==> flow/design.v <==
module synchronizer(
	input clk,
	input reset_n,
	input async,
	output logic sync
);
	logic d1;
	always_ff @(posedge clk) begin 
		if(~reset_n) begin
			 d1 <= 0;
			 sync <= 0;
		end else begin
			 d1 <= async;
			 sync <= d1;
		end
	end
endmodule
module ff #(parameter BIT_RESET = 1) (
	input clk,     
	input reset_n,   
	input D,
	input en_i,
	output logic Q
);
	always_ff @(posedge clk) begin : proc_
		if(~reset_n) begin
			Q <= BIT_RESET;
		end else if(en_i) begin
			Q <= D;
		end else Q <= Q;
	end
endmodule : ff
module parity (
    input  logic        parity_type_i,      
    input  logic [7:0]  data_i,
    input  logic [1:0]  data_bit_num_i,     
    output logic        parity_bit_o
);
    logic parity_calculated;
    always_comb begin
        case (data_bit_num_i)
            2'b00: parity_calculated = ^data_i[4:0];    
            2'b01: parity_calculated = ^data_i[5:0];    
            2'b10: parity_calculated = ^data_i[6:0];    
            2'b11: parity_calculated = ^data_i[7:0];    
            default: parity_calculated = ^data_i;       
        endcase
        parity_bit_o = (parity_type_i) ? parity_calculated : ~parity_calculated;
    end
endmodule : parity
module piso (
	input clk,     
	input reset_n,   
	input shift_en_i,
	input load_en_i,
	input load_d0_i,
	input [7:0] data_i,
	output logic tx_o
);	
	logic [7:0] data;
	wire  f1, f2, f3, f4, f5, f6, f7;
	assign data[7] = load_en_i ? data_i[7] : 1;
	assign data[6] = load_en_i ? data_i[6] : f7;
	assign data[5] = load_en_i ? data_i[5] : f6;
	assign data[4] = load_en_i ? data_i[4] : f5;
	assign data[3] = load_en_i ? data_i[3] : f4;
	assign data[2] = load_en_i ? data_i[2] : f3;
	assign data[1] = load_en_i ? data_i[1] : f2;
	assign data[0] = (load_d0_i) ? 0 : (load_en_i ? data_i[0] : f1);
	ff ff_1_inst (.clk(clk), .reset_n(reset_n), .en_i(shift_en_i), .D(data[0]), .Q(tx_o));
	ff ff_2_inst (.clk(clk), .reset_n(reset_n), .en_i(shift_en_i), .D(data[1]), .Q(f1));
	ff ff_3_inst (.clk(clk), .reset_n(reset_n), .en_i(shift_en_i), .D(data[2]), .Q(f2));
	ff ff_4_inst (.clk(clk), .reset_n(reset_n), .en_i(shift_en_i), .D(data[3]), .Q(f3));
	ff ff_5_inst (.clk(clk), .reset_n(reset_n), .en_i(shift_en_i), .D(data[4]), .Q(f4));
	ff ff_6_inst (.clk(clk), .reset_n(reset_n), .en_i(shift_en_i), .D(data[5]), .Q(f5));
	ff ff_7_inst (.clk(clk), .reset_n(reset_n), .en_i(shift_en_i), .D(data[6]), .Q(f6));
	ff ff_8_inst (.clk(clk), .reset_n(reset_n), .en_i(shift_en_i), .D(data[7]), .Q(f7));
endmodule 
module transmitter_controller (
	input clk,     
	input reset_n,   
	input tx_en_i,
	input start_tx_i,
	input trans_data_fi_i,
	input trans_stop_fi_i,
	input tick_d_i,
	input parity_en_i,
	input cts_ni,
	output logic trans_en_o,
	output logic tx_finish_o
);
	typedef enum logic [2:0] {
        IDLE,  
        CTS, 
        WAIT, 
        TRANS_START,  
        TRANS_DATA, 
        TRANS_PARITY,  
        TRANS_STOP, 
        FINISH 
    } state_t; 
	state_t current_state, next_state;
	always_ff @(posedge clk) begin 
		if(~reset_n) begin
				current_state <= IDLE;
		end else begin
				 current_state<= next_state;
			end
		end
	logic start_tx_d;
	always_ff @(posedge clk) begin 
		if(~reset_n) begin
			 start_tx_d<= 0;
		end else begin
			start_tx_d<= start_tx_i;
		end
	end
	assign negedge_start = start_tx_d & ~start_tx_i; 
	logic start_en_d, start_en_d1;
	always_ff @(posedge clk) begin : proc_
		if(~reset_n) begin
			start_en_d <= 0;
			start_en_d1 <= 0;
		end else begin
			start_en_d <= negedge_start;
			start_en_d1 <= start_en_d;
		end
	end
	always_comb begin
		case (current_state)
			IDLE:  next_state = (tx_en_i) ? CTS: IDLE;
			CTS: next_state = (~cts_ni) ? WAIT : (~tx_en_i) ? IDLE: CTS;
			WAIT: next_state = (cts_ni) ? CTS :  (~tx_en_i)? IDLE : (start_en_d1) ? TRANS_START : WAIT;
			TRANS_START: next_state =  (tick_d_i) ? TRANS_DATA: TRANS_START;
			TRANS_DATA: next_state = (trans_data_fi_i & parity_en_i) ? TRANS_PARITY : (trans_data_fi_i & ~parity_en_i) ? TRANS_STOP : TRANS_DATA;
			TRANS_PARITY: next_state = (tick_d_i) ? TRANS_STOP : TRANS_PARITY;
			TRANS_STOP: next_state = (trans_stop_fi_i) ? FINISH : TRANS_STOP;
			FINISH:	next_state = (tx_en_i & ~cts_ni & start_en_d1) ? TRANS_START : (tx_en_i & ~cts_ni) ? WAIT : (tx_en_i) ? CTS :  IDLE;
			default: next_state = IDLE; 
		endcase
	end
	always_comb begin
		trans_en_o = 1'b0;
		tx_finish_o = 1'b0;
		case (current_state)
			TRANS_START: begin
				trans_en_o = 1'b1;
			end
			TRANS_DATA: begin
				trans_en_o = 1'b1;
			end
			TRANS_PARITY: begin
				trans_en_o = 1'b1;
			end
			TRANS_STOP: begin
				trans_en_o = 1'b1;
			end
			FINISH:	tx_finish_o = 1'b1;
			default: begin
					trans_en_o = 1'b0;
		            tx_finish_o = 1'b0;
		    end
		endcase
	end
endmodule 	
module uart_transmitter(
    input clk,
    input reset_n,
    input start_tx_i,
    input tx_en_i,
    input parity_type_i,
    input parity_en_i,
    input [7:0] data_i,
    input tick_i,
    input stop_bit_num_i,
    input cts_ni,
    input [1:0] data_bit_num_i,
    output logic tx_o,
    output logic trans_fi_o
);
    logic [3:0] data_size;
    logic [3:0] cnt_data_trans;
    logic [1:0] stop_bit_size;
    logic [3:0] total_data;
    logic [7:0] data;
    wire trans_en;
    wire shift_en; 
    assign shift_en = trans_en ? tick_i : 1'b0;
    assign stop_bit_size = (stop_bit_num_i) ? 2: 1;
      always_comb begin
        case (data_bit_num_i)
            2'b00: begin
                data_size = 4'd5;
                data = {3'b111, data_i[4:0]};
            end
            2'b01: begin
                data_size = 4'd6;
                data = {2'b11, data_i[5:0]};
            end
            2'b10: begin
                data_size = 4'd7;
                data = {1'b1, data_i[6:0]};
            end
            2'b11: begin
                data_size = 4'd8;
                data = data_i;
            end
        endcase
        total_data = data_size + parity_en_i + stop_bit_size + 1;
    end
    logic [7:0] sampled_data;
    logic [3:0] total_data_sampled;
    logic [3:0] data_size_sampled;
    always_ff @(posedge clk) begin
        if(~reset_n) begin
            sampled_data <= 0;
            total_data_sampled <= 0;
            data_size_sampled <= 0;
        end else begin
            sampled_data <= data;
            total_data_sampled <= total_data;
            data_size_sampled <=  data_size;
        end
    end
    logic tick_d;
    always_ff @(posedge clk) begin
        if(~reset_n) begin
            tick_d <= 0;
        end else begin
            tick_d <= tick_i;
        end
    end
    always_ff @(posedge clk) begin 
            if(~reset_n) begin
                 cnt_data_trans <= 0;
            end else if(shift_en) begin
                 cnt_data_trans <=  cnt_data_trans + 1;
            end else if(~trans_en)  begin
                cnt_data_trans <= 0;
            end
        end 
    wire parity_bit_o;
    parity parity_inst
        (
            .parity_type_i (parity_type_i),
            .data_i        (sampled_data),
            .data_bit_num_i(data_bit_num_i),
            .parity_bit_o  (parity_bit_o)
        );
    wire trans_data_fi, trans_stop_fi;
    assign trans_data_fi = (cnt_data_trans == (1+ data_size_sampled));
    assign trans_stop_fi = (cnt_data_trans == total_data_sampled);
    wire load_d0;
    assign load_d0 = (~|cnt_data_trans) | (parity_en_i & ~parity_bit_o & trans_data_fi);
    wire load_en;
    assign load_en = cnt_data_trans == 1;
    logic load_d0_sampled;
    logic load_en_sampled;
    logic trans_data_fi_sampled;
    logic trans_stop_fi_sampled;
    always_ff @(posedge clk) begin
           if(~reset_n) begin
            load_d0_sampled <= 0;
            load_en_sampled <= 0;
            trans_data_fi_sampled <= 0;
            trans_stop_fi_sampled <= 0;
        end else begin
            load_d0_sampled <= load_d0;
            load_en_sampled <= load_en;
            trans_data_fi_sampled <=  trans_data_fi;
            trans_stop_fi_sampled <=  trans_stop_fi;
        end
    end
    transmitter_controller transmitter_controller_inst
        (
            .clk             (clk),
            .reset_n         (reset_n),
            .tx_en_i         (tx_en_i),
            .start_tx_i      (start_tx_i),
            .trans_data_fi_i (trans_data_fi_sampled),
            .trans_stop_fi_i (trans_stop_fi_sampled),
            .tick_d_i        (tick_d),
            .cts_ni         (cts_ni),
            .parity_en_i     (parity_en_i),
            .trans_en_o      (trans_en),
            .tx_finish_o     (trans_fi_o)
        );
    piso piso_inst
        (
            .clk        (clk),
            .reset_n    (reset_n),
            .shift_en_i (shift_en),
            .load_en_i  (load_en_sampled),
            .load_d0_i (load_d0_sampled),
            .data_i     (sampled_data),
            .tx_o       (tx_o)
        );
endmodule 
module transmitter_fifo #(parameter DEPTH = 16)(
	input clk,
	input reset_n,
	input [7:0] fifo_tx_i,
	input fifo_tx_push_i,
	input fifo_tx_pop_i,
	input fifo_tx_reset_i,
	output logic  [7:0] fifo_tx_o,
	output  fifo_tx_empty_o,
	output  fifo_tx_full_o
	);
   localparam PTR_WIDTH = $clog2(DEPTH);
   logic [7:0] mem [0:DEPTH-1];
   logic [PTR_WIDTH-1:0] rd_ptr, wr_ptr;
   logic [PTR_WIDTH:0]   count;
    assign  fifo_tx_empty_o = (count == 0);
    assign fifo_tx_full_o  = (count == DEPTH);
    assign fifo_tx_o = mem[rd_ptr];
     always_ff @(posedge clk) begin
        if (~reset_n ) begin
            rd_ptr <= 0;
            wr_ptr <= 0;
            count  <= 0;
        end else if(fifo_tx_reset_i)  begin 
             rd_ptr <= 0;
            wr_ptr <= 0;
            count  <= 0;
        end else begin
            if (fifo_tx_push_i & !fifo_tx_full_o) begin
                mem[wr_ptr] <= fifo_tx_i;
                wr_ptr <= wr_ptr + 1;
                count <= count + 1;
            end
            if (fifo_tx_pop_i & !fifo_tx_empty_o) begin
                rd_ptr <= rd_ptr + 1;
                count <= count - 1;
            end
        end
    end
endmodule
module uart_tx_top (
    input        clk,
    input        reset_n,
    input        fifo_en_i,              
    input        tx_en_i,
    input        parity_type_i,
    input        parity_en_i,
    input        tick_i,
    input fifo_tx_reset_i,
    input        stop_bit_num_i,
    input [1:0]  data_bit_num_i,
    input [7:0]  data_i,  
    input hf_en_i,
    input cts_ni,              
    input        write_data_i,  
    input start_tx_i,        
    output         tx_o,
    output         fifo_tx_empty_o,
    output         fifo_tx_full_o,
    output         trans_fi_o
);
    logic tx_busy;
    assign fifo_tx_pop = fifo_en_i & trans_fi_o & ~fifo_tx_empty_o;
    logic [7:0] fifo_data_out;
    logic       fifo_push;
    logic write_data_d1, write_data_d2;
    always_ff @(posedge clk) begin 
        if (~reset_n) begin
            write_data_d1 <= 0;
            write_data_d2 <= 0;
        end else begin
            write_data_d1 <= write_data_i;
            write_data_d2 <= write_data_d1;
        end
    end
    synchronizer inst_synchronizer (.clk(clk), .reset_n(reset_n), .async(cts_ni), .sync(cts_sync));
    logic tx_busy_pulse;
    assign negedge_write_data_en = ~write_data_d1 & write_data_d2;
    assign fifo_push = fifo_en_i & negedge_write_data_en;
    assign cts_n = hf_en_i ? cts_sync : 0;
    transmitter_fifo fifo_tx_inst (
        .clk(clk),
        .reset_n(reset_n),
        .fifo_tx_i(data_i),
        .fifo_tx_push_i(fifo_push),
        .fifo_tx_pop_i(fifo_tx_pop),
        .fifo_tx_reset_i(fifo_tx_reset_i), 
        .fifo_tx_o(fifo_data_out),
        .fifo_tx_empty_o(fifo_tx_empty_o),
        .fifo_tx_full_o(fifo_tx_full_o)
    );
    logic [7:0] tx_data_mux;
    logic       start_tx;
    always_comb begin
        if (fifo_en_i) begin
            tx_data_mux = fifo_data_out;
            start_tx = start_tx_i |  (~fifo_tx_empty_o & tx_busy_pulse);
        end else begin
            tx_data_mux = data_i;
            start_tx    = start_tx_i; 
        end
    end
    logic tx_busy_d;
    always_ff @(posedge clk) begin 
        if(~reset_n) begin
            tx_busy_d <= 0;
        end else begin
            tx_busy_d <= tx_busy;
        end
    end
    assign negedge_tx_busy = ~tx_busy & tx_busy_d;
        always_ff @(posedge clk) begin 
        if(~reset_n) begin
            tx_busy_pulse <= 0;
        end else if (negedge_tx_busy) begin
            tx_busy_pulse <= 1;
        end else begin
            tx_busy_pulse <= 0;
        end
    end
     always_ff @(posedge clk) begin
        if (~reset_n) begin
            tx_busy <= 1'b0;
        end else if (trans_fi_o) begin
            tx_busy <= 1'b0;
        end else if (start_tx & tx_en_i) begin
            tx_busy <= 1'b1;  
        end
    end
    uart_transmitter uart_tx_inst (
        .clk(clk),
        .reset_n(reset_n),
        .cts_ni(cts_n),
        .start_tx_i(start_tx),
        .tx_en_i(tx_en_i),
        .parity_type_i(parity_type_i),
        .parity_en_i(parity_en_i),
        .data_i(tx_data_mux),
        .tick_i(tick_i),
        .stop_bit_num_i(stop_bit_num_i),
        .data_bit_num_i(data_bit_num_i),
        .tx_o(tx_o),
        .trans_fi_o(trans_fi_o)
    );
endmodule
module shift_register(
		input clk,
		input reset_n,
		input shift_en_i,
		input data_i,
		output [7:0] data_o
	);
	logic [7:0] shift_regs;
	always_ff @(posedge clk) begin
		if(~reset_n) begin
			shift_regs <= 0;
		end else if(shift_en_i) begin
			 shift_regs <= {data_i, shift_regs[7:1]} ;
		end
	end
	assign data_o = shift_regs;
endmodule
module receiver_controller(
		input clk,
		input reset_n,
		input rx_en_i,
		input start_bit_detected_i,
		input clk_1x_i,
		input clk_2x_i,
		input receive_data_fi_i,
		input receive_total_fi_i,
		input parity_en_i,
		input rts_ni,
		output logic receive_en,
		output logic data_o_valid,
		output logic receive_data_en
	);
	typedef enum logic [2:0] {
        IDLE,  
        RTS, 
        SCAN,  
        WAIT_START,  
        RECEIVE_DATA, 
        RECEIVE_PARITY, 
        RECEIVE_STOP, 
        FINISH 
    } state_t; 
	state_t current_state, next_state;
	always_ff @(posedge clk) begin 
		if(~reset_n) begin
				current_state <= IDLE;
		end else begin
				 current_state<= next_state;
			end
		end
	always_comb begin
		case (current_state)
			IDLE:  next_state = (rx_en_i) ? RTS: IDLE;
			RTS: next_state = (~rts_ni) ? SCAN : (~rx_en_i) ? IDLE: RTS; 
			SCAN: next_state = (rts_ni) ? RTS : (~rx_en_i)? IDLE : (start_bit_detected_i) ? WAIT_START : SCAN;
			WAIT_START: next_state = (clk_1x_i) ? RECEIVE_DATA: WAIT_START;
			RECEIVE_DATA: next_state = (receive_data_fi_i & parity_en_i) ? RECEIVE_PARITY : (receive_data_fi_i & ~ parity_en_i) ? RECEIVE_STOP : RECEIVE_DATA;  
			RECEIVE_PARITY : next_state = (clk_2x_i) ? RECEIVE_STOP : RECEIVE_PARITY;
			RECEIVE_STOP: next_state = (receive_total_fi_i) ? FINISH: RECEIVE_STOP;
			FINISH: next_state =  (rx_en_i & ~rts_ni & start_bit_detected_i) ? WAIT_START : (rx_en_i & ~rts_ni) ? SCAN : (rx_en_i) ? RTS : IDLE;
		endcase
	end
	always_comb begin
		receive_data_en = 1'b0;
		receive_en = 1'b0;
		data_o_valid = 1'b0;
		case (current_state)
			RECEIVE_DATA: begin
				receive_data_en = 1'b1;
				receive_en = 1'b1;
			end
			RECEIVE_PARITY: begin
				receive_en = 1'b1;
			end
			RECEIVE_STOP: begin
				receive_en = 1'b1;
			end
			FINISH:	data_o_valid = 1'b1;
			default: begin
					receive_data_en = 1'b0;
                    receive_en = 1'b0;
                    data_o_valid = 1'b0;
			end
		endcase
	end
endmodule
module uart_receiver(
		input clk,
		input reset_n,
		input rx_en_i,
		input tick_i,
	    input parity_type_i,
	    input parity_en_i,
    	input tx_i,
   		input stop_bit_num_i,
    	input [1:0] data_bit_num_i,
    	output logic [7:0] data_o,
    	input rts_ni,
    	output logic data_o_valid,
    	output logic parity_err_o,
    	output logic stop_bit_err_o
    	);
		logic [3:0] clk_div;
	wire tx_sync;
	synchronizer sync(
		.clk(clk),
		.reset_n(reset_n),
		.async(tx_i),
		.sync(tx_sync)
		);
	logic d1;
	always_ff @(posedge clk) begin 
		if(~reset_n) begin
			d1 <= 0;
		end else begin
			d1 <= tx_sync;
		end
	end
  	logic [3:0] data_size;
    logic [1:0] stop_bit_size;
    logic [3:0] total_data_size;
	logic [3:0] data_size_sampled;
	logic [3:0] total_data_size_sampled;
    logic [7:0] data;
    wire [7:0] data_receive;
    wire receive_en;
    	wire receive_data_en;
	assign clk_1x = clk_div == 4'b1111 & tick_i;
	assign clk_2x = clk_div == 4'b1110 & tick_i;
	assign data_receive_en = clk_1x  & receive_en;
	assign shift_receive_en = clk_1x & receive_data_en;
	logic [3:0] count_data;
	assign receive_data_fi = count_data == data_size_sampled;
    assign receive_total_fi_i = count_data == total_data_size_sampled;
	assign start_bit_detected = (d1 & ~tx_sync);
	assign stop_bit_size = (stop_bit_num_i) ? 2 : 1;
	assign parity_check = count_data == data_size_sampled & data_receive_en;
	logic parity_check_sampled;
	logic parity_bit_sampled;
	assign parity_bit = (parity_check_sampled) ? tx_sync : 0; 
	wire expected_parity_bit = (^data) ^ parity_type_i;
	assign parity_err = (parity_en_i && parity_check_sampled) ?
						(parity_bit_sampled != expected_parity_bit) : 1'b0;
  	assign stop_bit_1_check = (count_data == data_size_sampled + parity_en_i) && data_receive_en; 
  	assign stop_bit_2_check = (count_data == data_size_sampled + parity_en_i + 1) && data_receive_en;
	logic stop_bit_1_check_sampled;
	logic stop_bit_2_check_sampled;
  	assign stop_bit_err = (stop_bit_1_check_sampled & (tx_sync != 1'b1)) |
                      (stop_bit_num_i & stop_bit_2_check_sampled & (tx_sync != 1'b1));
always_ff @(posedge clk) begin
		if(~reset_n) begin
			data_o <= 0;
		end else if(receive_total_fi_i) begin
				data_o <= data;
			end
		end
      always_comb begin
        case (data_bit_num_i)
            2'b00: begin
                data_size = 4'd5;
                data = {3'b000, data_receive[7:3]};
            end
            2'b01: begin
                data_size = 4'd6;
                data = {2'b00, data_receive[7:2]};
            end
            2'b10: begin
                data_size = 4'd7;
                data = {1'b0, data_receive[7:1]};
            end
            2'b11: begin
                data_size = 4'd8;
                data = data_receive;
            end
        endcase
        total_data_size = data_size + parity_en_i + stop_bit_size;
    end
	always_ff @(posedge clk) begin
		if(~reset_n) begin
			 parity_err_o <= 0;
			 data_size_sampled <= 0;
			 total_data_size_sampled <= 0;
			 parity_check_sampled <= 0;
			 parity_bit_sampled <= 0;
			 stop_bit_1_check_sampled <= 0;
			 stop_bit_2_check_sampled <= 0;
			 stop_bit_err_o <= 0;
		end else begin
			 parity_err_o <= parity_err;
			 data_size_sampled <= data_size;
			 total_data_size_sampled <= total_data_size;
			 parity_check_sampled <= parity_check;
			 parity_bit_sampled <= parity_bit;
			 stop_bit_1_check_sampled <= stop_bit_1_check;
			 stop_bit_2_check_sampled <= stop_bit_2_check;
			 stop_bit_err_o <= stop_bit_err;
		end
	end
	always_ff @(posedge clk) begin
		if(~reset_n) begin
			 count_data <= 0;
		end else if(data_receive_en) begin
			 count_data <= count_data + 1;
		end else if(receive_total_fi_i) begin
				count_data <= 0;
			end
	end
	always_ff @(posedge clk) begin 
		if(~reset_n) begin
			clk_div <= 0;
		end else if(tick_i) begin
			clk_div <= clk_div + 1;
		end
	end
		shift_register shift_register_inst
		(
			.clk        (clk),
			.reset_n    (reset_n),
			.shift_en_i (shift_receive_en),
			.data_i     (tx_sync),
			.data_o     (data_receive)
		);
	receiver_controller receiver_controller_inst
		(
			.clk                  (clk),
			.reset_n              (reset_n),
			.rx_en_i              (rx_en_i),
			.rts_ni              (rts_ni),
			.start_bit_detected_i (start_bit_detected),
			.clk_1x_i             (clk_1x),
			.clk_2x_i             (clk_2x),
			.receive_data_fi_i    (receive_data_fi),
			.receive_total_fi_i   (receive_total_fi_i),
			.parity_en_i          (parity_en_i),
			.receive_data_en      (receive_data_en),
			.data_o_valid         (data_o_valid),
			.receive_en (receive_en)
		);
endmodule
module receiver_fifo #(
    parameter DEPTH = 16
)(
    input            clk,
    input             reset_n,
    input   [7:0] fifo_rx_i,
    input               fifo_rx_push_i,
    input               fifo_rx_pop_i,
    input               fifo_rx_reset_i,
    input   [1:0]       fifo_rx_trig_level_i,
    output logic [7:0] fifo_rx_o,
    output              fifo_rx_empty_o,
    output              fifo_rx_full_o,
    output fifo_rx_triggered_o
    );
    localparam PTR_WIDTH = $clog2(DEPTH);
    logic [7:0] mem [0:DEPTH-1];
    logic [PTR_WIDTH-1:0] rd_ptr, wr_ptr;
    logic [PTR_WIDTH:0]   count;
    logic [PTR_WIDTH:0] trig_level;
    always_comb begin
        case (fifo_rx_trig_level_i)
            2'd0: trig_level = 1;
            2'd1: trig_level = 4;
            2'd2: trig_level = 8;
            default: trig_level = 14;
        endcase
    end
    assign fifo_rx_triggered_o = (count >= trig_level);
    assign fifo_rx_empty_o = (count == 0);
    assign fifo_rx_full_o  = (count == DEPTH);
    assign fifo_rx_o = mem[rd_ptr];
    always_ff @(posedge clk) begin
        if (~reset_n) begin
            rd_ptr <= 0;
            wr_ptr <= 0;
            count  <= 0;
        end else if(fifo_rx_reset_i) begin
            rd_ptr <= 0;
            wr_ptr <= 0;
            count  <= 0;
        end else begin
            if (fifo_rx_push_i & !fifo_rx_full_o) begin
                mem[wr_ptr] <= fifo_rx_i;
                wr_ptr <= wr_ptr + 1;
                count <= count + 1;
            end
            if (fifo_rx_pop_i & !fifo_rx_empty_o) begin
                rd_ptr <= rd_ptr + 1;
                count <= count - 1;
            end
        end
    end
endmodule
module uart_rx_top (
    input        clk,
    input        reset_n,
    input        rx_en_i,
    input        tick_i,
    input        parity_type_i,
    input        parity_en_i,
    input        tx_i,
    input fifo_rx_reset_i,
    input        stop_bit_num_i,
    input [1:0]  data_bit_num_i,
    input        fifo_en_i,    
    input  force_rts_i,                
    input        fifo_rx_pop_i,
    input [1:0]  fifo_rx_trig_level_i,
    input        hf_en_i,
    input rdr_empty_i,
    output logic [7:0]  data_o,
    output logic        data_o_valid,
    output logic        parity_err_o,
    output logic        stop_bit_err_o,
    output logic        fifo_rx_empty_o,
    output fifo_rx_overrun,
    output logic rts_no
);
    logic [7:0] receiver_data;
    logic       receiver_data_valid;
    wire fifo_rx_full_o;
    wire trigger_fifo_lt_14;
    assign trigger_fifo_lt_14 = ~(fifo_rx_trig_level_i[0] & fifo_rx_trig_level_i[1]);
    uart_receiver uart_rx_inst (
        .clk(clk),
        .reset_n(reset_n),
        .rx_en_i(rx_en_i),
        .tick_i(tick_i),
        .parity_type_i(parity_type_i),
        .parity_en_i(parity_en_i),
        .tx_i(tx_i),
        .rts_ni        (rts_no),
        .stop_bit_num_i(stop_bit_num_i),
        .data_bit_num_i(data_bit_num_i),
        .data_o(receiver_data),
        .data_o_valid(receiver_data_valid),
        .parity_err_o(parity_err_o),
        .stop_bit_err_o(stop_bit_err_o)
    );
    wire fifo_rx_triggered;
    logic [7:0] fifo_out;
    logic       fifo_push;
    always_ff @(posedge clk) begin
        if(~reset_n) begin
            rts_no <= 0;
        end else if(hf_en_i) begin
           if(force_rts_i) begin
            rts_no <= 0;
            end else if( (~fifo_en_i & ~rdr_empty_i) | (fifo_en_i &(trigger_fifo_lt_14 & fifo_rx_triggered) | (~trigger_fifo_lt_14 & fifo_rx_triggered))) begin 
                rts_no <= 1;
            end else if(  (~fifo_en_i & rdr_empty_i) | (fifo_en_i & (trigger_fifo_lt_14 & rts_no & fifo_rx_empty_o) | (~trigger_fifo_lt_14 & ~fifo_rx_triggered))) begin
                rts_no <= 0;
            end
         end
    end
    assign fifo_push = fifo_en_i && receiver_data_valid;
    receiver_fifo fifo_rx_inst (
        .clk(clk),
        .reset_n(reset_n),
        .fifo_rx_i(receiver_data),
        .fifo_rx_push_i(fifo_push),
        .fifo_rx_pop_i(fifo_rx_pop_i),
        .fifo_rx_reset_i(fifo_rx_reset_i),  
        .fifo_rx_o(fifo_out),
        .fifo_rx_empty_o(fifo_rx_empty_o),
        .fifo_rx_trig_level_i(fifo_rx_trig_level_i),
        .fifo_rx_full_o(fifo_rx_full_o),
        .fifo_rx_triggered_o (fifo_rx_triggered)
           );
    logic fifo_rx_pop_d;
    always_ff @(posedge clk) begin 
        if(~reset_n) begin
            fifo_rx_pop_d <= 0;
        end else begin
            fifo_rx_pop_d <= fifo_rx_pop_i;
        end
    end
    wire negedge_rx_pop= ~fifo_rx_pop_i & fifo_rx_pop_d;
    assign fifo_rx_overrun = fifo_en_i & fifo_rx_full_o & receiver_data_valid;
    logic [7:0] msg;
    logic data_valid;
    always_comb begin
        if (fifo_en_i) begin
            msg       = fifo_out;
            data_valid = (fifo_rx_empty_o & receiver_data_valid) | (~fifo_rx_empty_o & negedge_rx_pop );
        end else begin
            msg       = receiver_data;
            data_valid = receiver_data_valid;
        end
    end
    logic data_valid_d;
    always_ff @(posedge clk) begin : proc_
        if(~reset_n) begin
            data_o_valid <= 0;
            data_valid_d <= 0;      
        end else  begin
            data_valid_d <= data_valid;
             data_o_valid <= data_valid_d;
        end
    end
    always_ff @(posedge clk) begin
        if(~reset_n) begin
            data_o <= 0;
        end else if(data_valid_d) begin
            data_o <= msg;
        end
    end
endmodule
module baud_generator #(
    parameter SYSTEM_FREQUENCY = 50_000_000,
    parameter SAMPLING_RATE = 16
) (
    input clk,
    input reset_n,
    input [2:0] baud_sl_i,
    output logic tick_tx,
    output logic tick_rx
);
    logic [31:0] BIT_PERIOD_TX, BIT_PERIOD_RX;
    logic [31:0] counter_tx, counter_rx;
    logic [2:0] baud_sl_prev;
    logic baud_changed;
    logic [31:0] BIT_PERIOD_TX_SEL, BIT_PERIOD_RX_SEL;
    always_comb begin
        case (baud_sl_i)
            3'd0: begin BIT_PERIOD_TX_SEL = SYSTEM_FREQUENCY / 4800;   BIT_PERIOD_RX_SEL = SYSTEM_FREQUENCY / (16 *4800);   end
            3'd1: begin BIT_PERIOD_TX_SEL = SYSTEM_FREQUENCY / 9600;   BIT_PERIOD_RX_SEL = SYSTEM_FREQUENCY / (16 *9600);   end
            3'd2: begin BIT_PERIOD_TX_SEL = SYSTEM_FREQUENCY / 14400;  BIT_PERIOD_RX_SEL = SYSTEM_FREQUENCY / (16 *14400);  end
            3'd3: begin BIT_PERIOD_TX_SEL = SYSTEM_FREQUENCY / 19200;  BIT_PERIOD_RX_SEL = SYSTEM_FREQUENCY / (16 *19200);  end
            3'd4: begin BIT_PERIOD_TX_SEL = SYSTEM_FREQUENCY / 38400;  BIT_PERIOD_RX_SEL = SYSTEM_FREQUENCY / (16 *38400);  end
            3'd5: begin BIT_PERIOD_TX_SEL = SYSTEM_FREQUENCY / 57600;  BIT_PERIOD_RX_SEL = SYSTEM_FREQUENCY / (16 *57600);  end
            3'd6: begin BIT_PERIOD_TX_SEL = SYSTEM_FREQUENCY / 115200; BIT_PERIOD_RX_SEL = SYSTEM_FREQUENCY / (16 *115200); end
            default: begin BIT_PERIOD_TX_SEL = SYSTEM_FREQUENCY / 230400; BIT_PERIOD_RX_SEL = SYSTEM_FREQUENCY / (16 *230400); end
        endcase
    end
    always_ff @(posedge clk) begin
        if (!reset_n) begin
            baud_sl_prev <= 0;
            baud_changed <= 0;
        end else begin
            baud_changed <= (baud_sl_i != baud_sl_prev);
            baud_sl_prev <= baud_sl_i;
        end
    end
    always_ff @(posedge clk) begin : proc_
        if(~reset_n) begin
            BIT_PERIOD_TX <= SYSTEM_FREQUENCY / 115200;
            BIT_PERIOD_RX <= SYSTEM_FREQUENCY / (16 *115200);
        end else if(baud_changed) begin
            BIT_PERIOD_TX <= BIT_PERIOD_TX_SEL;
            BIT_PERIOD_RX <= BIT_PERIOD_RX_SEL;
        end
    end
    always_ff @(posedge clk) begin
        if (~reset_n ) begin
            counter_tx <= 0;
            tick_tx <= 0;
        end else if(baud_changed) begin
         counter_tx <= 0;
            tick_tx <= 0;
        end else begin
            if (counter_tx == BIT_PERIOD_TX - 1) begin
                counter_tx <= 0;
                tick_tx <= 1;
            end else begin
                counter_tx <= counter_tx + 1;
                tick_tx <= 0;
            end
        end
    end
    always_ff @(posedge clk) begin
        if (!reset_n || baud_changed) begin
            counter_rx <= 0;
            tick_rx <= 0;
        end else begin
            if (counter_rx == BIT_PERIOD_RX - 1) begin
                counter_rx <= 0;
                tick_rx <= 1;
            end else begin
                counter_rx <= counter_rx + 1;
                tick_rx <= 0;
            end
        end
    end
endmodule
module apb_controller(
	input clk,
	input reset_n,
	input psel_i,
	input penable_i,
	input addr_err_i,
	output logic pready_o,
	output logic act_en_o,
	output logic pslverr_o
);
assign pslverr_o = addr_err_i & pready_o;
	typedef enum logic [1:0] {
    IDLE   = 2'b00,
    SETUP  = 2'b01,
    WAIT_ = 2'b10,
    ACCESS = 2'b11
  } state_e;
  state_e current_state, next_state;
  always_ff @(posedge clk) begin
    if (~reset_n) begin
      current_state <= IDLE;
    end else begin
      current_state <= next_state;
    end
  end
   always_comb begin
    next_state = IDLE;
    case (current_state)
      IDLE: begin
        if (psel_i & !penable_i) begin
          next_state = SETUP;
        end
      end
      SETUP: begin
      	if(~psel_i) next_state = IDLE;
      	else if(penable_i) next_state = WAIT_;
      	else next_state = SETUP;
      end
      WAIT_: begin
      	next_state = ACCESS;
      end
      ACCESS: begin
      	next_state = IDLE;
      end
      default: next_state = IDLE;
    endcase
  end
 always_comb begin
 	pready_o = 1'b0;
 	act_en_o = 1'b0;
    case (current_state)
      IDLE: begin
      end
      SETUP: begin
      end
      WAIT_: begin
      	act_en_o = 1'b1;
      end
      ACCESS: begin
      	pready_o = 1'b1;
      end
    endcase
  end
endmodule 
module register_file (
	input        clk,            
	input        reset_n,
	input [11:0] addr_i,
	input        wr_rd_i,
	input        en_i,
	input [31:0] pwdata_i,
	input [3:0]  byte_strobe_i,
	output logic [31:0] prdata_o,
	output logic [31:0] tdr_o,
	input [31:0] rdr_i,
	output logic [31:0] lcr_o,
	output logic [31:0] ocr_o,
	input [31:0] lsr_i,
	output logic [31:0] fcr_o,
	output logic [31:0] ier_o,
	input [31:0] iir_i,
  output logic [31:0] hcr_o,
	output logic        addr_err_o
);
    localparam logic [11:0] ADDR_TDR = 12'h000;
    localparam logic [11:0] ADDR_RDR = 12'h004;
    localparam logic [11:0] ADDR_LCR = 12'h008;
    localparam logic [11:0] ADDR_OCR = 12'h00C;
    localparam logic [11:0] ADDR_LSR = 12'h010;
    localparam logic [11:0] ADDR_FCR = 12'h014;
    localparam logic [11:0] ADDR_IER = 12'h018;
    localparam logic [11:0] ADDR_IIR = 12'h01C;
    localparam logic [11:0] ADDR_HCR = 12'h020;
  wire start_tx_pulse;
  assign start_tx_pulse = ocr_o[1];
  always_ff @(posedge clk) begin
    if (~reset_n) begin
      tdr_o       <= 32'b0;
      lcr_o       <= 32'b0;
      ocr_o       <= 32'b0;
      fcr_o       <= 32'b0;
      ier_o       <= 32'b0;
      hcr_o <=    32'b0;
      prdata_o    <= 32'b0;
      addr_err_o  <= 1'b0;
    end else begin
      addr_err_o <= 1'b0;
      if (start_tx_pulse) begin
        ocr_o[1] <= 1'b0; 
      end
      if (en_i & wr_rd_i) begin   
        unique case (addr_i)
          ADDR_TDR: begin
            if (byte_strobe_i[0]) tdr_o[7:0]    <= pwdata_i[7:0];
            if (byte_strobe_i[1]) tdr_o[15:8]   <= pwdata_i[15:8];
            if (byte_strobe_i[2]) tdr_o[23:16]  <= pwdata_i[23:16];
            if (byte_strobe_i[3]) tdr_o[31:24]  <= pwdata_i[31:24];
          end
        ADDR_LCR: begin
          if (byte_strobe_i[0]) lcr_o[7:0]    <= pwdata_i[7:0];
          if (byte_strobe_i[1]) lcr_o[15:8]   <= pwdata_i[15:8];
          if (byte_strobe_i[2]) lcr_o[23:16]  <= pwdata_i[23:16];
          if (byte_strobe_i[3]) lcr_o[31:24]  <= pwdata_i[31:24];
        end
        ADDR_OCR: begin
          if (byte_strobe_i[0]) ocr_o[7:0]    <= pwdata_i[7:0];
          if (byte_strobe_i[1]) ocr_o[15:8]   <= pwdata_i[15:8];
          if (byte_strobe_i[2]) ocr_o[23:16]  <= pwdata_i[23:16];
          if (byte_strobe_i[3]) ocr_o[31:24]  <= pwdata_i[31:24];
        end
        ADDR_FCR: begin
          if (byte_strobe_i[0]) fcr_o[7:0]    <= pwdata_i[7:0];
          if (byte_strobe_i[1]) fcr_o[15:8]   <= pwdata_i[15:8];
          if (byte_strobe_i[2]) fcr_o[23:16]  <= pwdata_i[23:16];
          if (byte_strobe_i[3]) fcr_o[31:24]  <= pwdata_i[31:24];
        end
        ADDR_IER: begin
          if (byte_strobe_i[0]) ier_o[7:0]    <= pwdata_i[7:0];
          if (byte_strobe_i[1]) ier_o[15:8]   <= pwdata_i[15:8];
          if (byte_strobe_i[2]) ier_o[23:16]  <= pwdata_i[23:16];
          if (byte_strobe_i[3]) ier_o[31:24]  <= pwdata_i[31:24];
        end
      ADDR_HCR: begin
        if (byte_strobe_i[0]) hcr_o[7:0]    <= pwdata_i[7:0];
        if (byte_strobe_i[1]) hcr_o[15:8]   <= pwdata_i[15:8];
        if (byte_strobe_i[2]) hcr_o[23:16]  <= pwdata_i[23:16];
        if (byte_strobe_i[3]) hcr_o[31:24]  <= pwdata_i[31:24];
      end
      default: addr_err_o <= 1'b1;
    endcase
    end else if (en_i & !wr_rd_i) begin   
        unique case (addr_i)
          ADDR_TDR: prdata_o <= tdr_o;
          ADDR_RDR: prdata_o <= rdr_i;
          ADDR_LCR: prdata_o <= lcr_o;
          ADDR_OCR: prdata_o <= ocr_o;
          ADDR_LSR: prdata_o <= lsr_i;
          ADDR_FCR: prdata_o <= fcr_o;
          ADDR_IER: prdata_o <= ier_o;
          ADDR_IIR: prdata_o <= iir_i;
          ADDR_HCR: prdata_o <= hcr_o;
          default: begin
            prdata_o   <= 32'b0;
            addr_err_o <= 1'b1;
          end
        endcase
      end
    end
  end
endmodule
module apb_slave (
	input clk,    
	input preset_n,  
	input psel,
	input penable,
	input pwrite,
	input[11:0] paddr,
	input[3:0] pstrb,
	input[31:0] pwdata,
	output pready,
	output pslverr,
	output[31:0] prdata,
	output [31:0] tdr,
	input  [31:0] rdr,
	output logic [31:0] lcr,
	output logic [31:0] ocr,
	input [31:0] lsr,
	output logic [31:0] fcr,
	output logic [31:0] ier,
	input [31:0] iir,
	output logic [31:0] hcr
);
	logic addr_err;
	logic register_access_en;
	apb_controller apb_controller_inst
		(
			.clk        (clk),
			.reset_n    (preset_n),
			.psel_i     (psel),
			.penable_i  (penable),
			.addr_err_i (addr_err),
			.pready_o   (pready),
			.act_en_o   (register_access_en),
			.pslverr_o  (pslverr)
		);
	register_file register_file_inst
		(
			.clk           (clk),
			.reset_n       (preset_n),
			.addr_i        (paddr),
			.wr_rd_i       (pwrite),
			.en_i          (register_access_en),
			.pwdata_i      (pwdata),
			.byte_strobe_i (pstrb),
			.prdata_o      (prdata),
			.tdr_o         (tdr),
			.rdr_i         (rdr),
			.lcr_o         (lcr),
			.ocr_o         (ocr),
			.lsr_i         (lsr),
			.fcr_o         (fcr),
			.ier_o         (ier),
			.iir_i         (iir),
	.hcr_o        (hcr),
			.addr_err_o    (addr_err)
		);
endmodule 
module apb_uart #(
    parameter SYSTEM_FREQUENCY = 50_000_000,
    parameter SAMPLING_RATE = 16
)(
    input pclk,  
    input preset_n,  
    input psel,
    input penable,
    input pwrite,
    input[11:0] paddr,
    input[3:0] pstrb,
    input[31:0] pwdata,
    output pready,
    output pslverr,
    output[31:0] prdata,
    output irq,
    output logic baud_o,
    output logic tick_rx, 
    input cts_n,
    input rx,
    output tx,
    output rts_n
);
    localparam logic [11:0] ADDR_TDR = 12'h000;
    localparam logic [11:0] ADDR_RDR = 12'h004;
    localparam logic [11:0] ADDR_LCR = 12'h008;
    localparam logic [11:0] ADDR_OCR = 12'h00C;
    localparam logic [11:0] ADDR_LSR = 12'h010;
    localparam logic [11:0] ADDR_FCR = 12'h014;
    localparam logic [11:0] ADDR_IER = 12'h018;
    localparam logic [11:0] ADDR_IIR = 12'h01C;
    localparam logic [11:0] ADDR_HCR = 12'h020;
    logic [31:0] tdr;
    logic [31:0] rdr;
    logic [31:0] lcr;
    logic [31:0] ocr;
    logic [31:0] lsr;
    logic [31:0] fcr;
    logic [31:0] ier;
    logic [31:0] iir;
    logic [31:0] hcr;
    logic [31:0] pwdata_d;
    logic psel_d;
    logic penable_d;
    logic pwrite_d;
    logic [11:0] paddr_d;
    logic [3:0] pstrb_d;
    always_ff @(posedge pclk or negedge preset_n) begin
        if(~preset_n) begin
             pwdata_d<= 0;
             psel_d <= 0;
             penable_d <= 0;
             pwrite_d <= 0;
             paddr_d <= 0;
             pstrb_d <= 0;
        end else begin
            pwdata_d <= pwdata;
            psel_d <= psel;
            penable_d <= penable;
            pwrite_d <= pwrite;
            paddr_d <= paddr;
            pstrb_d <= pstrb;
        end
    end
    apb_slave apb_slave_inst
        (
            .clk      (pclk),
            .preset_n (preset_n),
            .psel     (psel_d),
            .penable  (penable_d),
            .pwrite   (pwrite_d),
            .paddr    (paddr_d),
            .pstrb    (pstrb_d),
            .pwdata   (pwdata_d),
            .pready   (pready),
            .pslverr  (pslverr),
            .prdata   (prdata),
            .tdr      (tdr),
            .rdr      (rdr),
            .lcr      (lcr),
            .ocr      (ocr),
            .lsr      (lsr),
            .fcr      (fcr),
            .ier      (ier),
            .iir      (iir),
            .hcr     (hcr)
        );
    assign cpu_read_rdr = pready & !pwrite & paddr == ADDR_RDR;
    assign cpu_write_tdr = pready & pwrite & paddr == ADDR_TDR;
    assign cpu_read_lsr = pready & !pwrite & paddr == ADDR_LSR;
    assign cpu_read_iir = pready & !pwrite & paddr == ADDR_IIR;
    logic tdr_empty;
    wire data_o_valid;
    wire fifo_rx_empty;
    wire fifo_rx_overrun;
    wire parity_err;
    wire stop_bit_err;
    logic rdr_empty;
    wire [7:0] data_received;
    wire fifo_tx_empty;
    wire fifo_tx_full;
    wire lsr0_set;
    assign lsr1_set = (~fcr[0] & ~rdr_empty) | (fcr[0] & ~fifo_rx_empty);
    assign lsr2_set = parity_err;
    assign lsr3_set = stop_bit_err;
    assign lsr4_set = (~fcr[0] & tdr_empty) | (fcr[0] & fifo_tx_empty);
    assign lsr5_set = (fcr[0] & parity_err & stop_bit_err);
    assign lsr6_set = (~fcr[0] & ~rdr_empty & data_o_valid) | fifo_rx_overrun;
    logic [31:0] prdata_prev;
    always_ff @(posedge pclk or negedge preset_n) begin 
        if(~preset_n) begin
            prdata_prev <= 0;
        end else begin
            prdata_prev <= prdata;
        end
    end
    assign lsr0_reset = cpu_read_lsr & ~prdata_prev[0] & prdata[0];
    assign lsr1_reset = (~fcr[0] & rdr_empty) | (fcr[0] & fifo_rx_empty);
    assign lsr2_reset = cpu_read_lsr & ~prdata_prev[2] & prdata[2];
    assign lsr3_reset = cpu_read_lsr & ~prdata_prev[3] & prdata[3];
    assign lsr4_reset = (~fcr[0] & ~tdr_empty) | (fcr[0] & ~fifo_tx_empty);
    assign lsr5_reset = cpu_read_lsr & ~prdata_prev[5] & prdata[5];
    assign lsr6_reset = cpu_read_lsr & ~prdata_prev[6] & prdata[6];
    logic cpu_write_tdr_d;
    always_ff @(posedge pclk or negedge preset_n) begin
        if (~preset_n) cpu_write_tdr_d <= 0;
        else cpu_write_tdr_d <= cpu_write_tdr;
    end  
    always_ff @(posedge pclk or negedge preset_n) begin 
        if(~preset_n) begin
             tdr_empty<= 1;
        end else if(cpu_write_tdr_d) begin
             tdr_empty <= 0;
        end else if((~fcr[0] &~tdr_empty & ocr[1] ) | (fcr[0] & ocr[1] & fifo_tx_empty)) begin
            tdr_empty <= 1;
        end
    end
    assign fifo_rx_pop_ready = cpu_read_rdr & ~fifo_rx_empty;
    logic fifo_rx_pop;
    always_ff @(posedge pclk or negedge preset_n) begin
        if(~preset_n) begin
            fifo_rx_pop <= 0;
        end else begin
            fifo_rx_pop <= fifo_rx_pop_ready;
        end
    end
    assign tick_tx = baud_o;
    baud_generator #(
        .SYSTEM_FREQUENCY(SYSTEM_FREQUENCY),
        .SAMPLING_RATE(SAMPLING_RATE)
    ) baud_gen_inst (
        .clk(pclk),
        .reset_n(preset_n),
        .baud_sl_i(lcr[7:5]),
        .tick_tx(baud_o),
        .tick_rx(tick_rx)
    );
    uart_tx_top uart_tx_top_inst
        (
            .clk             (pclk),
            .reset_n         (preset_n),
            .fifo_en_i       (fcr[0]),
            .tx_en_i         (ocr[0]),
            .parity_type_i   (lcr[4]),
            .parity_en_i     (lcr[3]),
            .tick_i          (tick_tx),
            .stop_bit_num_i  (lcr[2]),
            .cts_ni           (cts_n),
            .hf_en_i         (hcr[0]),
            .data_bit_num_i  (lcr[1:0]),
            .fifo_tx_reset_i(fcr[2]),
            .data_i          (tdr[7:0]),
            .write_data_i    (cpu_write_tdr_d), 
            .start_tx_i  (ocr[1]), 
            .tx_o            (tx),
            .fifo_tx_empty_o (fifo_tx_empty),
            .fifo_tx_full_o  (fifo_tx_full),
            .trans_fi_o       (lsr0_set)
        );
    uart_rx_top uart_rx_top_inst
        (
            .clk                  (pclk),
            .reset_n              (preset_n),
            .rx_en_i              (ocr[2]),
            .tick_i               (tick_rx),
            .parity_type_i        (lcr[4]),
            .parity_en_i          (lcr[3]),
            .tx_i                 (rx),
            .stop_bit_num_i       (lcr[2]),
            .data_bit_num_i       (lcr[1:0]),
            .fifo_en_i              (fcr[0]),
            .fifo_rx_reset_i     (fcr[1]),
            .fifo_rx_trig_level_i(fcr[4:3]),
            .hf_en_i             (hcr[0]),
            .force_rts_i          (hcr[1]),
            .fifo_rx_pop_i        (fifo_rx_pop),
            .data_o               (data_received),
            .data_o_valid         (data_o_valid),
            .parity_err_o         (parity_err),
            .stop_bit_err_o       (stop_bit_err),
            .fifo_rx_empty_o      (fifo_rx_empty),
            .fifo_rx_overrun     (fifo_rx_overrun),
            .rts_no              (rts_n),
            .rdr_empty_i      (rdr_empty)
        );
    always_ff @(posedge pclk or negedge preset_n) begin 
        if(~preset_n) begin
            lsr[31:0] <= 0;
        end else begin
            if(lsr0_set) begin
                lsr[0] <= 1;
            end 
            if(lsr0_reset) begin
                lsr[0] <= 0;
            end
            if(lsr1_set) begin
                lsr[1] <= 1;
            end 
            if(lsr1_reset) begin
                lsr[1] <= 0;
            end
            if(lsr2_set) begin
                lsr[2] <= 1;
            end 
            if(lsr2_reset) begin
                lsr[2] <= 0;
            end
            if(lsr3_set) begin
                lsr[3] <= 1;
            end 
            if(lsr3_reset) begin
                lsr[3] <= 0;
            end
            if(lsr4_set) begin
                lsr[4] <= 1;
            end 
            if(lsr4_reset) begin
                lsr[4] <= 0;
            end
            if(lsr5_set) begin
                lsr[5] <= 1;
            end 
            if(lsr5_reset) begin
                lsr[5] <= 0;
            end
            if(lsr6_set) begin
                lsr[6] <= 1;
            end 
            if(lsr6_reset) begin
                lsr[6] <= 0;
            end
        end
    end
    always_ff @(posedge pclk or negedge preset_n) begin 
        if(~preset_n) begin
            rdr <= 0;
            rdr_empty <= 1;
        end else if(data_o_valid) begin
            rdr <= {24'b0, data_received};
            rdr_empty <= 1'b0;
        end else if(cpu_read_rdr) begin
            rdr_empty <= 1'b1;
        end
    end
    wire lsr_stt = (lsr[2] | lsr[3]  | lsr[5] | lsr[6]);
       always_ff @(posedge pclk or negedge preset_n) begin 
        if(~preset_n) begin
            iir <= 32'h00000001; 
        end else begin
            if(cpu_read_iir) begin
                iir[2:0] <=  3'b001; 
            end else begin
                if(ier[2] & lsr_stt) begin
                    iir[2:0] <=  3'b110; 
                end else if(ier[0] & ~rdr_empty) begin
                    iir[2:0] <=  3'b100; 
                end else if(ier[1] & tdr_empty & ocr[1]) begin
                    iir[2:0] <=  3'b010; 
                end 
            end
        end
    end
    assign irq = ~iir[0];
endmodule
==> flow/run.sh <==
#!/bin/bash
# the make line also repeats each setting of config.mk as NAME=value (left out here)
make -C /OpenROAD-flow-scripts/flow DESIGN_CONFIG=/design/flow/config.mk WORK_HOME=/design/flow/orfs CLKGATE_MAP_FILE= finish
==> flow/config.mk <==
export PLATFORM = sky130hd
export DESIGN_NAME = apb_uart
export DESIGN_NICKNAME = apb_uart
export VERILOG_FILES = /design/flow/design.v
export SDC_FILE = /design/flow/constraint.sdc
export NUM_CORES = 4
export LEC_CHECK = 0
export ABC_AREA = 1
export CAP_MARGIN = 20
export CELL_PAD_IN_SITES_DETAIL_PLACEMENT = 1
export CELL_PAD_IN_SITES_GLOBAL_PLACEMENT = 3
export CORE_MARGIN = 7
export CORE_UTILIZATION = 45
export CTS_CLUSTER_DIAMETER = 196
export CTS_CLUSTER_SIZE = 38
export GPL_ROUTABILITY_DRIVEN = 0
export GPL_TIMING_DRIVEN = 0
export HOLD_SLACK_MARGIN = -0.02
export MIN_ROUTING_LAYER = met2
export PLACE_DENSITY_LB_ADDON = 0.05
export SETUP_SLACK_MARGIN = 0.98
export SLEW_MARGIN = 10
==> flow/constraint.sdc <==
create_clock -name core_clock -period 3.7 [get_ports {pclk}]
set_input_delay 0.7400 -clock core_clock [delete_from_list [all_inputs] [get_ports {pclk}]]
set_output_delay 0.7400 -clock core_clock [all_outputs]
set_load 0.01 [all_outputs]
==> run notes, run 1 <==
Figures from the flow reports.

Logic synthesis:
- After synthesis the netlist holds a flip-flop and latch count of 810.
- After Yosys synthesis, and, or, nand and nor cells account for 16.6% of the synthesized area.
- The run puts the net count after synthesis at 3,940.
- The synthesis stats list as the most numerous cell sky130_fd_sc_hd__nor2_1.
- Of the total synthesized cell area, the portion taken by XOR and XNOR cells is about 3.0%.
- The run gives the number of different library cells in the post-synthesis netlist as between 50 and 60.
- The run puts the sequential element share of the synthesized area at between 50% and 60%.
- The run puts the number of flops mapped to enable cells by yosys at 256.
- Ranked by total cell area, the synthesized netlist is headed by sky130_fd_sc_hd__dfxtp_1 (28%), sky130_fd_sc_hd__edfxtp_1 (23%), sky130_fd_sc_hd__nor2_1 (6.1%).
- For this run, the number of Yosys warnings is 54.
- After Yosys synthesis, full adders, half adders and majority gates account for 1.97% of the synthesized area.
- The commonest cells after synthesis are sky130_fd_sc_hd__nor2_1 (552), sky130_fd_sc_hd__nand2_1 (489), sky130_fd_sc_hd__dfxtp_1 (476), sky130_fd_sc_hd__inv_1 (438), sky130_fd_sc_hd__o21ai_0 (408).
- The run puts the synthesized area divided by synthesized cell count at 8.86 µm².
- The run puts the gate count of the mapped netlist at 3,835.
- The run puts the share of async-settable or async-resettable flops after synthesis at about a tenth.
- Per the synthesis report, the dominant area consumer among library cells is sky130_fd_sc_hd__dfxtp_1.
- The run puts the post-synthesis cell count from yosys at 3,835.
- The run gives the post-synthesis instance area as 0.0340 mm².
- The run gives the proportion of synthesized area in mux cells as 0.442%.
- The run gives the share of Yosys cell area claimed by the top area cell type as 28.0%.
- Among all flip-flop cells after synthesis, the most frequent one is sky130_fd_sc_hd__dfxtp_1.
- After synthesis, the chip area reported by Yosys is 0.0340 mm².
- Of the combinational cells, the family taking the most area is simple AND/OR/NAND/NOR gates.
- The run gives the AND-OR/OR-AND share of the synthesized area as approximately 15%.

Die:
- For reference, the placement row count at floorplan is 100.
- The total area inside the core boundary comes to 0.0746 mm².
- The run gives the chip height as 289 µm.
- The run gives the I/O pin count as 94.
- The run gives the floorplan utilization as 45.6%.
- The floorplan step defined a die boundary enclosing 0.0834 mm².
- The horizontal die dimension reported for this design is 289 µm.

Status:
- The tool reported: "[ERROR FLW-0024] Place density exceeds 1.0 (current PLACE_DENSITY_LB_ADDON =  0.05). Please check if the value of  PLACE_DENSITY_LB_ADDON is between 0 and 0.99".
- The flow did not finish.
- The run gives the last stage the flow got to as 3_3_place_gp.
==> run 2, diff against run 1 <==
Settings changed: CAP_MARGIN 20 to 5, CELL_PAD_IN_SITES_DETAIL_PLACEMENT 1 to default, CELL_PAD_IN_SITES_GLOBAL_PLACEMENT 3 to default, CORE_ASPECT_RATIO from default to 1.74, CORE_MARGIN 7 to 2, CORE_UTILIZATION 45 to 43, CTS_CLUSTER_DIAMETER 196 to default, CTS_CLUSTER_SIZE 38 to default, GPL_ROUTABILITY_DRIVEN 0 to default, HOLD_SLACK_MARGIN -0.02 to default, MIN_ROUTING_LAYER met2 to default, PLACE_DENSITY_LB_ADDON 0.05 to default, SETUP_SLACK_MARGIN 0.98 to 5.0, SLEW_MARGIN 10 to 20.
Clock period 3.7 ns to 20.0 ns, I/O delays scaled along.
==> run notes, run 2 <==
Notes from the flow run.

Routing:
- The run puts the detailed-route wire length at 106 mm.
- The run puts the final antenna-violating net count at 0.
- The run gives the average wire per cell in the routed design as 20.7 µm.
- The run puts the iteration count of the initial detailed-routing pass at 6.
- The run gives the DRC marker count from the first detailed-route iteration as ~1,900.
- The run gives the via count normalized by instance count as 5.35.
- The run gives the number of vias after detailed routing as 27,300.
- The run gives the number of DRC violations after detailed routing as 0.
- The run puts the total antenna diodes in the routed design at 0.

Critical path:
- The timing report gives the worst reg2reg path a setup slack of ~17 ns.
- The run gives the launch instance of the worst register-to-register path as apb_slave_inst.apb_controller_inst.current_state[3].
- The run gives the critical-path cell with the highest stage delay as sky130_fd_sc_hd__nor2_1.
- Walking the worst path, the cells encountered are buf_6 -> clkbuf_1 -> clkinv_1 -> nor2_1 -> inv_1 -> nor2_1 -> nand2_1 -> nor2_1.
- The run gives the launch point of the worst path as preset_n.
- The run puts the critical-path maximum fanout at 13.
- The run gives the top cell family by delay on the critical path as simple AND/OR/NAND/NOR gates.
- The run puts the largest incremental delay on the critical path at 0.82 ns.
- The run puts the number of buffer and inverter instances along the worst setup path at 4.
- The run puts the required time of the worst setup path at 20.26 ns.
- The run gives the arrival time of the worst setup path as 6.92 ns.
- The run gives the logic depth of the worst register-to-register path as 8.
- The run gives the sort of element at the start of the critical path as an input pin.
- The most numerous cell type found on the critical path is sky130_fd_sc_hd__nor2_1.
- Following the worst setup path forward leads to its endpoint at uart_tx_top_inst.fifo_tx_inst.mem[2][3].
- The endpoint identified for the worst register-to-register timing path is apb_slave_inst.register_file_inst.prdata_o[24].
- STA classifies the critical path endpoint as a flip-flop.
- The run gives the start-to-end type of the worst setup path as input pin to flip-flop.
- The run puts the count of cell instances traversed by the critical path at 8.

STA:
- The run puts the slew at the pin closest to its max-slew limit at 1.19 ns.
- Setup repair after global routing left no endpoint under its margin.
- The run gives the maximum clock skew at final layout as around 0.028 ns.
- The run puts the final tally of max-slew violations at 0.
- The run puts the final worst hold slack at 0.401 ns.
- The run puts the count of final hold-check violations at 0.
- The run puts the final critical path time including I/O delays and setup at roughly 6.7 ns.
- The run gives the post-route clock period utilization as about a third.
- Timing would allow up to 150 MHz.
- In the final report, the number of endpoints failing setup comes to 0.
- The worst-case max-slew headroom was logged as 20.9%.
- The run puts the setup TNS after final layout at 0 ns.

Global routing:
- The run gives the maximum number of pins on one net before global-route repair as 68.
- The via count of the first global-routing pass is 27,300.
- The run puts the overall fraction of global-route tracks in use at 26.0%.
- The global route stage reports its total congestion overflow as 0.
- The run gives the wire length of the first global-routing pass as 160 mm.
- The run puts the number of antenna violations at the first check in global routing at 0.

Logic synthesis:
- The run puts the post-synthesis cell count from yosys at between 3,000 and 4,000.
- Per the post-synthesis stats, the area per cell is slightly below 9 µm².
- The run gives the share of async-settable or async-resettable flops after synthesis as 9.63%.
- The run puts the AND-OR/OR-AND share of the synthesized area at approximately 15%.
- sky130_fd_sc_hd__dfxtp_1 takes more of the synthesized area than any other cell.
- The run puts the total of warnings raised by yosys at 54.
- The run puts the number of different library cells in the post-synthesis netlist at 56.
- When the netlist entered floorplanning its net count stood at 3,940.
- The run puts the sequential element share of the synthesized area at 56.4%.
- Sorting the synthesized cells by area gives the leading types as sky130_fd_sc_hd__dfxtp_1 (28%), sky130_fd_sc_hd__edfxtp_1 (23%), sky130_fd_sc_hd__nor2_1 (6.1%).
- The run puts the yosys-reported design area after synthesis at between 0.03 and 0.04 mm².
- The run gives the flip-flop and latch count after synthesis as 810.
- The run puts the number of flops mapped to enable cells by yosys at 256.
- The run gives the basic-gate share of the synthesized area counting and, or, nand and nor cells as 16.6%.
- The run puts the xor and xnor fraction of the mapped netlist area at 2.99%.
- The run gives the adder-cell share of the synthesized area as 1.97%.
- For reference, the top cells by count after synthesis are sky130_fd_sc_hd__nor2_1 (552), sky130_fd_sc_hd__nand2_1 (489), sky130_fd_sc_hd__dfxtp_1 (476), sky130_fd_sc_hd__inv_1 (438), sky130_fd_sc_hd__o21ai_0 (408).
- Per the synthesis report, the single largest cell type by area occupies 28.0% of cell area.
- The run gives the largest family of logic cells by area as simple AND/OR/NAND/NOR gates.
- Per the synth stats, the flop cell with the highest instance count is sky130_fd_sc_hd__dfxtp_1.
- The run puts the post-synthesis instance area at 0.0340 mm².
- Counting every instance in the synthesized netlist gives 3,835.
- The most common cell in the synthesized netlist is sky130_fd_sc_hd__nor2_1.
- Measured against the total synthesized area, the mux share comes to 0.442%.

Hold path:
- The endpoint of the worst hold path is reported as prdata_prev[5].
- The run puts the number of cells on the worst hold path at 0.
- The run gives the worst hold-check path type as flip-flop to flip-flop.
- The run gives the launch instance of the worst min-delay path as apb_slave_inst.register_file_inst.prdata_o[5].

Power:
- The run puts the power attributed to sequential cells at around 1.7 mW.
- The run gives the power drawn by the combinational cells as approximately 75 µW.
- The run puts the power in the clock group at approximately 1.4 mW.
- The run puts the power density over the cells at a little over 80 mW/mm².
- The completed layout was analyzed and its total power is approximately 3.2 mW.
- Sequential cells account for between 50% and 60% of the total power.
- The biggest slice of the total power is consumed by registers.
- The run gives the switching portion of total power as 21.9%.
- The run puts the leakage power at 14.6 nW.
- The run puts the design internal power at 2.49 mW.
- The share of total power dissipated in the clock network is 44.0%.
- The run puts the reported net switching power at 698 µW.
- Combinational cells account for 2.4% of the total power.
- IR analysis of the VDD net gives a maximum drop of 0.0725 mV.

Clock network:
- The clock net in this run drives a total of between 800 and 900 sinks.
- The run gives the count of H-tree levels built during CTS as 3.
- TritonCTS built the clock tree.
- The run puts the post-cts resize count at 0.
- The run puts the hold-fix buffer count after cts at 0.
- The run gives the clock insertion delay at the later pin of the skew report as 0.66 ns.
- The run gives the clock-pin slew of the registers on the worst-case setup and hold paths as about 0.07 ns.
- The tree is rooted in a sky130_fd_sc_hd__clkbuf_16.
- CTS added clock buffers totalling 73.
- Counting along the longest clock path gives a buffer depth of 3.
- In this run the post-CTS setup repair buffer count came out at 0.

Die:
- The run puts the horizontal die dimension at ~220 µm.
- The run gives the I/O pin count as 94.
- The report lists the number of standard-cell rows as between 100 and 150.
- In the floorplan report the effective utilization is 43.2%.
- The run puts the chip height at 375 µm.
- The run gives the chip footprint as 0.0814 mm².
- The run puts the core region area at just under 0.08 mm².

Layout:
- The run puts the final instance area at 0.0386 mm².
- The run gives the area added between synthesis and finish as 13.6%.
- The run gives the layout net count as 4,114.
- The run puts the final core utilization at 49.1%.
- The run gives the number of fill cells in the layout as 7,548.

Placement:
- The run puts the number of port buffers at roughly 93.
- The run gives the final RePlAce weighted congestion as about 0.95.
- The run gives the detailed placement HPWL as 78.6 mm.
- The run gives the instance area after placement as 0.0363 mm².

Status:
- The run finished with no timing, DRC or antenna violations.

Job:
- The run puts the max capacitance violation total at 0.
- The run gives the number of warnings in the stage logs as roughly 42.
run 2: layer usage:
metal / vias to the layer above / track usage, % / wire length (µm)
met4: 0 / 17.9 / 7770
li1: 13200 / - / -
met3: 354 / 3.63 / 4740
met5: - / 0 / 0
met2: 847 / 48.8 / 56000
met1: 12900 / 26.2 / 37100
run 2: layout make-up:
class	count	area (µm²)	share of cell area (%)
clock buffer	110	2170	5.62
inverter	454	1700	4.41
buffer	152	632	1.64
clock inverter	23	149	0.386
sequential	810	19200	49.6
multi-input combinational	2419	12500	32.4
tap	1035	1290	3.35
timing repair buffer	99	997	2.58
run 2: through the flow:
step	cells	worst slack (ns)
after floorplan	3835	14.26
after global placement	4963	9.11
after detailed placement	4969	12.61
after CTS	5102	13.31
after global routing	5102	13.12
final	5102	13.35
==> run 3, diff against run 2 <==
Settings changed: ABC_AREA 1 to default, CAP_MARGIN 5 to 20, CELL_PAD_IN_SITES_DETAIL_PLACEMENT from default to 0, CORE_ASPECT_RATIO 1.74 to default, CORE_UTILIZATION 43 to 72, CTS_CLUSTER_DIAMETER from default to 336, CTS_CLUSTER_SIZE from default to 15, GPL_ROUTABILITY_DRIVEN from default to 0, GPL_TIMING_DRIVEN 0 to 1, PLACE_DENSITY_LB_ADDON from default to 0.01, SETUP_SLACK_MARGIN 5.0 to 0.96.
Clock period 20.0 ns to 3.37 ns, I/O delays scaled along.
==> run notes, run 3 <==
Notes from the flow run.

STA:
- The run gives the maximum operating frequency as 387 MHz.
- The run gives the setup TNS after final layout as 0 ns.
- The run puts the slew at the pin closest to its max-slew limit at 1.04 ns.
- The run gives the maximum clock skew at final layout as 0.0271 ns.
- The run puts the post-route clock period utilization at between 70% and 80%.
- Setup repair after global routing could not meet its margin everywhere.

Layout:
- The run gives the final instance area as 0.0374 mm².
- The run gives the layout net count as 3,217.
- The run gives the post-layout instance count excluding filler cells as around 3,800.

Job:
- Max-cap violations in this run came to 0.
- The tool warning count for the run is 47.

Die:
- The run puts the floorplan utilization at roughly three quarters.
- The run puts the standard-cell row count at 78.
- The die is approximately 220 µm wide.
- The run gives the core region area as 0.0455 mm².
- The run gives the I/O pin count as ~94.

Global routing:
- The run gives the maximum number of pins on one net before global-route repair as 104.
- The run puts the overall fraction of global-route tracks in use at 34.3%.
- The run gives the number of antenna violations at the first check in global routing as 1.
- The run puts the via count of the first global-routing pass at 23,900.
- The run puts the aggregate global routing overflow at 0.

Logic synthesis:
- The run gives the basic-gate share of the synthesized area counting and, or, nand and nor cells as between 15 and 20%.
- For this run, the leading register cell type out of synthesis is sky130_fd_sc_hd__dfxtp_1.
- The run gives the cell taking the most area after synthesis as sky130_fd_sc_hd__dfxtp_1.
- Of the total synthesized cell area, the portion taken by AND-OR and OR-AND cells is 9.81%.
- The synthesized design contains 256 enable-type register cells.
- The run gives the number of different library cells in the post-synthesis netlist as slightly above 80.
- The run puts the sequential element share of the synthesized area at 57.6%.
- The run puts the share of async-settable or async-resettable flops after synthesis at 9.63%.
- The synthesized netlist occupies a cell area of roughly 0.033 mm².
- The synthesis run shows multiplexers occupying under 10% of the cell area.
- The run puts the synthesized area divided by synthesized cell count at 11.0 µm².
- In the synthesized netlist, the cells that appear most often are sky130_fd_sc_hd__dfxtp_1 (476), sky130_fd_sc_hd__nand2_1 (436), sky130_fd_sc_hd__nor2_1 (260), sky130_fd_sc_hd__edfxtp_1 (256), sky130_fd_sc_hd__a21oi_1 (232).
- By area, the combinational part of the netlist is dominated by simple AND/OR/NAND/NOR gates.
- The run puts the total of warnings raised by yosys at 54.

Clock network:
- The run puts the buffer depth of the longest clock path at 3.
- The run puts the total clock buffers created by CTS at 59.
- Clock-pin slew was measured on the worst setup and hold paths at 0.07 ns.
- At the later pin of the worst-skew pair, clock insertion delay measures 0.65 ns.
- The cell sitting at the root of the clock tree is a sky130_fd_sc_hd__clkbuf_16.
- The run gives the CTS tree as yes.
- The run puts the count of H-tree levels built during CTS at 2.
- The run gives the total clock sinks as 810.

Power:
- The run puts the switching portion of total power at a little over a fifth.
- The run puts the combinational share of power at 2.7%.
- The run puts the maximum VDD drop at 0.492 mV.
- The run puts the part of the power in the clock network at roughly two fifths.
- Sequential cells burn 58.9% of the power.
- The run gives the reported net switching power as 3.68 mW.
- Sequential cells consume a total of 10.2 mW.
- The dominant power group in this design is registers.
- The run puts the power density over the cells at 462 mW/mm².

Placement:
- In this run the tool buffered the top-level ports with 93 buffer cells.
- The run gives the instance area after placement as roughly 0.035 mm².
- Once detailed placement completed, the half-perimeter wirelength came to 53.8 mm.
- The run gives the worst slack at placement as 0.411 ns.

Critical path:
- The run gives the critical-path cell with the highest stage delay as sky130_fd_sc_hd__nor4b_1.
- The worst setup path is launched from a flip-flop.
- For the worst reg-to-reg path, the endpoint reported by OpenROAD is baud_gen_inst.counter_rx[11].
- By startpoint and endpoint, the worst setup path is classified as flip-flop to flip-flop.
- The run puts the critical-path maximum fanout at 7.
- The run gives the top cell family by delay on the critical path as AND-OR/OR-AND gates.
- The run gives the endpoint kind of the worst setup timing path as a flip-flop.
- The script reports the combined buffer and inverter count of the critical path as 3.
- Traced cell by cell, the critical path runs through inv_2 -> ha_4 -> nor4b_1 -> a31oi_1 -> a221oi_1 -> nor3_2 -> a211o_1 -> o21ai_4 -> buf_6 -> clkbuf_16 -> nor2_1.

Status:
- The flow ran to the end and the layout has no timing, DRC or antenna violations.

Hold path:
- The worst hold path begins at cpu_write_tdr_d.
- Hold analysis lists the worst path endpoint as tdr_empty.

Routing:
- The run gives the number of vias after detailed routing as 24,300.
- The run gives the final antenna-violating net count as 0.
- The run puts the iteration count of the initial detailed-routing pass at 8.
==> run 3: what timing repair did <==
item / in CTS / in global routing
pin swaps: 18 / 26
hold buffers: 1 / 0
endpoints found under the setup margin: 281 / 359
setup buffers: 29 / 9
gates resized: 85 / 77
cloned: 3 / 1
hold endpoints to repair: 12 / 0
==> run 3: metal layers <==
metal  vias to the layer above  track usage [%]  wire (µm)
met5                         -                0         13
met4                         2             14.6       3230
met3                       252             5.27       6550
met2                      1222             56.8      40300
met1                     11900             45.6      32400
li1                      11000                -          -
==> run 3: cell type report <==
type                       count  area [µm²]  share of cell area (%)
clock buffer                 104        1670                    4.45
clock inverter                 2        25.0                  0.0669
inverter                      69         275                   0.736
multi-input combinational   1982       13600                    36.3
sequential                   810       19200                    51.4
tap                          600         751                    2.01
timing repair buffer         190        1890                    5.06
==> run 3: per-stage QoR <==
stage | power [mW] | utilization [%]
6_report | 17.3 | 82.3
5_1_grt | 17.7 | 82.3
4_1_cts | 17.3 | 81.4
3_5_place_dp | 10.8 | 76.5
3_3_place_gp | 10.8 | 76.5
2_1_floorplan | 10.6 | -
Power is estimated from default activity; no workload was simulated.
